==> flow/design.v <==
module input_buffer #(parameter DATA_WIDTH = 8, parameter SIZE = 64)(
    input logic clk,
    input logic rst,
    input logic write_en,
    input logic [DATA_WIDTH-1:0] data_in,
    output logic [DATA_WIDTH-1:0] data_out,
    input logic [$clog2(SIZE)-1:0] read_addr,
    input logic [$clog2(SIZE)-1:0] write_addr
);
    logic [DATA_WIDTH-1:0] buffer [0:SIZE-1];
    always_ff @(posedge clk or posedge rst) begin
        if (rst)
            for (int i = 0; i < SIZE; i++) buffer[i] <= 0;
        else if (write_en)
            buffer[write_addr] <= data_in;
    end
    assign data_out = buffer[read_addr];
endmodule
module weight_buffer #(parameter DATA_WIDTH = 8, parameter SIZE = 9)(
    input logic clk,
    input logic rst,
    input logic write_en,
    input logic [DATA_WIDTH-1:0] data_in,
    input logic [$clog2(SIZE)-1:0] write_addr,
    output logic [SIZE*DATA_WIDTH-1:0] weights
);
    logic [DATA_WIDTH-1:0] buffer [0:SIZE-1];
    always_ff @(posedge clk or posedge rst) begin
        if (rst)
            for (int i = 0; i < SIZE; i++) buffer[i] <= 0;
        else if (write_en)
            buffer[write_addr] <= data_in;
    end
    for (genvar g = 0; g < SIZE; g++) begin : g_out
        assign weights[g*DATA_WIDTH +: DATA_WIDTH] = buffer[g];
    end
endmodule
module conv2d_core #(parameter DATA_WIDTH = 8)(
    input logic clk,
    input logic rst,
    input logic [9*DATA_WIDTH-1:0] input_window,
    input logic [9*DATA_WIDTH-1:0] weights,
    output logic signed [2*DATA_WIDTH-1:0] conv_out
);
    logic signed [2*DATA_WIDTH-1:0] acc, acc_next;
    always_comb begin
        acc_next = 0;
        for (int i = 0; i < 9; i++) begin
            acc_next += $signed(input_window[i*DATA_WIDTH +: DATA_WIDTH]) * $signed(weights[i*DATA_WIDTH +: DATA_WIDTH]);
        end
    end
    always_ff @(posedge clk or posedge rst) begin
        if (rst)
            acc <= 0;
        else
            acc <= acc_next;
    end
    assign conv_out = acc;
endmodule
module relu #(parameter DATA_WIDTH = 16)(
    input logic signed [DATA_WIDTH-1:0] in,
    output logic signed [DATA_WIDTH-1:0] out
);
    assign out = (in > 0) ? in : 0;
endmodule
module max_pool #(parameter DATA_WIDTH = 8)(
    input logic [DATA_WIDTH-1:0] in0, in1, in2, in3,
    output logic [DATA_WIDTH-1:0] out
);
    assign out = (in0 > in1) ? (in0 > in2 ? (in0 > in3 ? in0 : in3) : (in2 > in3 ? in2 : in3)) :
                              (in1 > in2 ? (in1 > in3 ? in1 : in3) : (in2 > in3 ? in2 : in3));
endmodule
module cnn_accel (
    input  logic        clk,
    input  logic        rst,
    input  logic        wr_en,
    input  logic        wr_sel,      
    input  logic [5:0]  wr_addr,
    input  logic [7:0]  wr_data,
    input  logic        start,
    output logic        ready,
    output logic        out_valid,
    output logic [15:0] out_data
);
    typedef enum logic [1:0] {S_IDLE, S_READ, S_CONV, S_POOL} state_t;
    state_t state;
    logic [3:0] k;           
    logic [1:0] s;           
    logic [1:0] py, px;      
    logic [7:0]  pix;
    logic [5:0]  rd_addr;
    logic [71:0] weights;
    logic [7:0]  win [0:8];
    logic [71:0] win_flat;
    logic signed [15:0] conv_out, relu_out;
    logic [15:0] pool_r [0:3];
    logic [15:0] pool_out;
    logic        out_valid_r;
    assign ready = (state == S_IDLE);
    input_buffer #(.DATA_WIDTH(8), .SIZE(64)) u_ibuf (
        .clk(clk), .rst(rst),
        .write_en(wr_en & ~wr_sel & ready),
        .data_in(wr_data),
        .data_out(pix),
        .read_addr(rd_addr),
        .write_addr(wr_addr)
    );
    weight_buffer #(.DATA_WIDTH(8), .SIZE(9)) u_wbuf (
        .clk(clk), .rst(rst),
        .write_en(wr_en & wr_sel & ready),
        .data_in(wr_data),
        .write_addr(wr_addr[3:0]),
        .weights(weights)
    );
    conv2d_core #(.DATA_WIDTH(8)) u_conv (
        .clk(clk), .rst(rst),
        .input_window(win_flat),
        .weights(weights),
        .conv_out(conv_out)
    );
    for (genvar g = 0; g < 9; g++) begin : g_win
        assign win_flat[g*8 +: 8] = win[g];
    end
    relu #(.DATA_WIDTH(16)) u_relu (.in(conv_out), .out(relu_out));
    max_pool #(.DATA_WIDTH(16)) u_pool (
        .in0(pool_r[0]), .in1(pool_r[1]), .in2(pool_r[2]), .in3(pool_r[3]),
        .out(pool_out)
    );
    logic [1:0] ky, kx;
    always_comb begin
        case (k)
            4'd0: begin ky = 2'd0; kx = 2'd0; end
            4'd1: begin ky = 2'd0; kx = 2'd1; end
            4'd2: begin ky = 2'd0; kx = 2'd2; end
            4'd3: begin ky = 2'd1; kx = 2'd0; end
            4'd4: begin ky = 2'd1; kx = 2'd1; end
            4'd5: begin ky = 2'd1; kx = 2'd2; end
            4'd6: begin ky = 2'd2; kx = 2'd0; end
            4'd7: begin ky = 2'd2; kx = 2'd1; end
            default: begin ky = 2'd2; kx = 2'd2; end
        endcase
    end
    logic [2:0] row, col;
    assign row = {py, 1'b0} + {2'b00, s[1]} + {1'b0, ky};
    assign col = {px, 1'b0} + {2'b00, s[0]} + {1'b0, kx};
    assign rd_addr = {row, col};
    always_ff @(posedge clk or posedge rst) begin
        if (rst) begin
            state       <= S_IDLE;
            k           <= 4'd0;
            s           <= 2'd0;
            py          <= 2'd0;
            px          <= 2'd0;
            out_valid_r <= 1'b0;
            for (int i = 0; i < 9; i++) win[i] <= 8'd0;
            for (int i = 0; i < 4; i++) pool_r[i] <= 16'd0;
        end else begin
            out_valid_r <= 1'b0;
            case (state)
                S_IDLE: begin
                    if (start) begin
                        state <= S_READ;
                        k  <= 4'd0;
                        s  <= 2'd0;
                        py <= 2'd0;
                        px <= 2'd0;
                    end
                end
                S_READ: begin
                    win[k] <= pix;
                    if (k == 4'd8) state <= S_CONV;
                    else k <= k + 4'd1;
                end
                S_CONV: begin
                    state <= S_POOL;
                end
                S_POOL: begin
                    pool_r[s] <= relu_out;
                    k <= 4'd0;
                    if (s == 2'd3) begin
                        out_valid_r <= 1'b1;
                        s <= 2'd0;
                        if (px == 2'd2) begin
                            px <= 2'd0;
                            if (py == 2'd2) begin
                                py <= 2'd0;
                                state <= S_IDLE;
                            end else begin
                                py <= py + 2'd1;
                                state <= S_READ;
                            end
                        end else begin
                            px <= px + 2'd1;
                            state <= S_READ;
                        end
                    end else begin
                        s <= s + 2'd1;
                        state <= S_READ;
                    end
                end
                default: state <= S_IDLE;
            endcase
        end
    end
    assign out_valid = out_valid_r;
    assign out_data  = pool_out;
endmodule
clock: 10.0 ns
lec_check: 0
cap_margin: 5
core_margin: 2
core_utilization: 56
gpl_routability_driven: 0
max_routing_layer: met4
setup_slack_margin: -0.31
slew_margin: 20
run.sh (not shown) runs the stock make flow with config.mk's settings and CLKGATE_MAP_FILE=.
The first run finished clean.
Change:
CAP_MARGIN = 20   (was 5)
CELL_PAD_IN_SITES_GLOBAL_PLACEMENT = 2   (was not set)
CORE_UTILIZATION = 40   (was 56)
CTS_CLUSTER_DIAMETER = 313   (was not set)
GPL_ROUTABILITY_DRIVEN = not set   (was 0)
GPL_TIMING_DRIVEN = 0   (was not set)
SETUP_SLACK_MARGIN = not set   (was -0.31)
SLEW_MARGIN = 35   (was 20)
Wire length grows by 27%.
Core utilization shrinks by 16 points.
Via count grows by 2.0%.
Non-clock buffer count grows by 167.
Power grows by 7.2%.
Synthesized cell count is unchanged.
Setup slack gets worse by 200 ps.
Cell count grows by about 11%.
Design area grows by 3.6%.
Change:
ABC_AREA = 1   (was not set)
CORE_ASPECT_RATIO = 1.18   (was not set)
PLACE_DENSITY_LB_ADDON = 0.28   (was not set)
Result: Die area grows by a few percent. Register-to-register slack improved by 30 ps. Power came out lower by a quarter to a third. Combinational power came out lower by well over a third. Via count increases by about a fifth. Worst setup slack gains 30 ps. Global-route usage went up by 2.1 points. Clock-buffer cell count goes down by 9. Final cell count is higher by a quarter to a third. Fmax rises slightly. Synthesized area rose by a few percent.
Change:
CORE_ASPECT_RATIO = 0.56   (was 1.18)
CTS_CLUSTER_DIAMETER = 170   (was 313)
HOLD_SLACK_MARGIN = 0.11   (was not set)
MIN_ROUTING_LAYER = met2   (was not set)
PLACE_DENSITY_LB_ADDON = not set   (was 0.28)
SLEW_MARGIN = 20   (was 35)
TNS_END_PERCENT = 75   (was not set)
This time the run aborted during global routing on GRT-0116.
Area after synthesis is unchanged.
Die area is about the same.
Synthesized cell count stays the same.
No activity file was given, so power comes from the tool's default toggle rates.
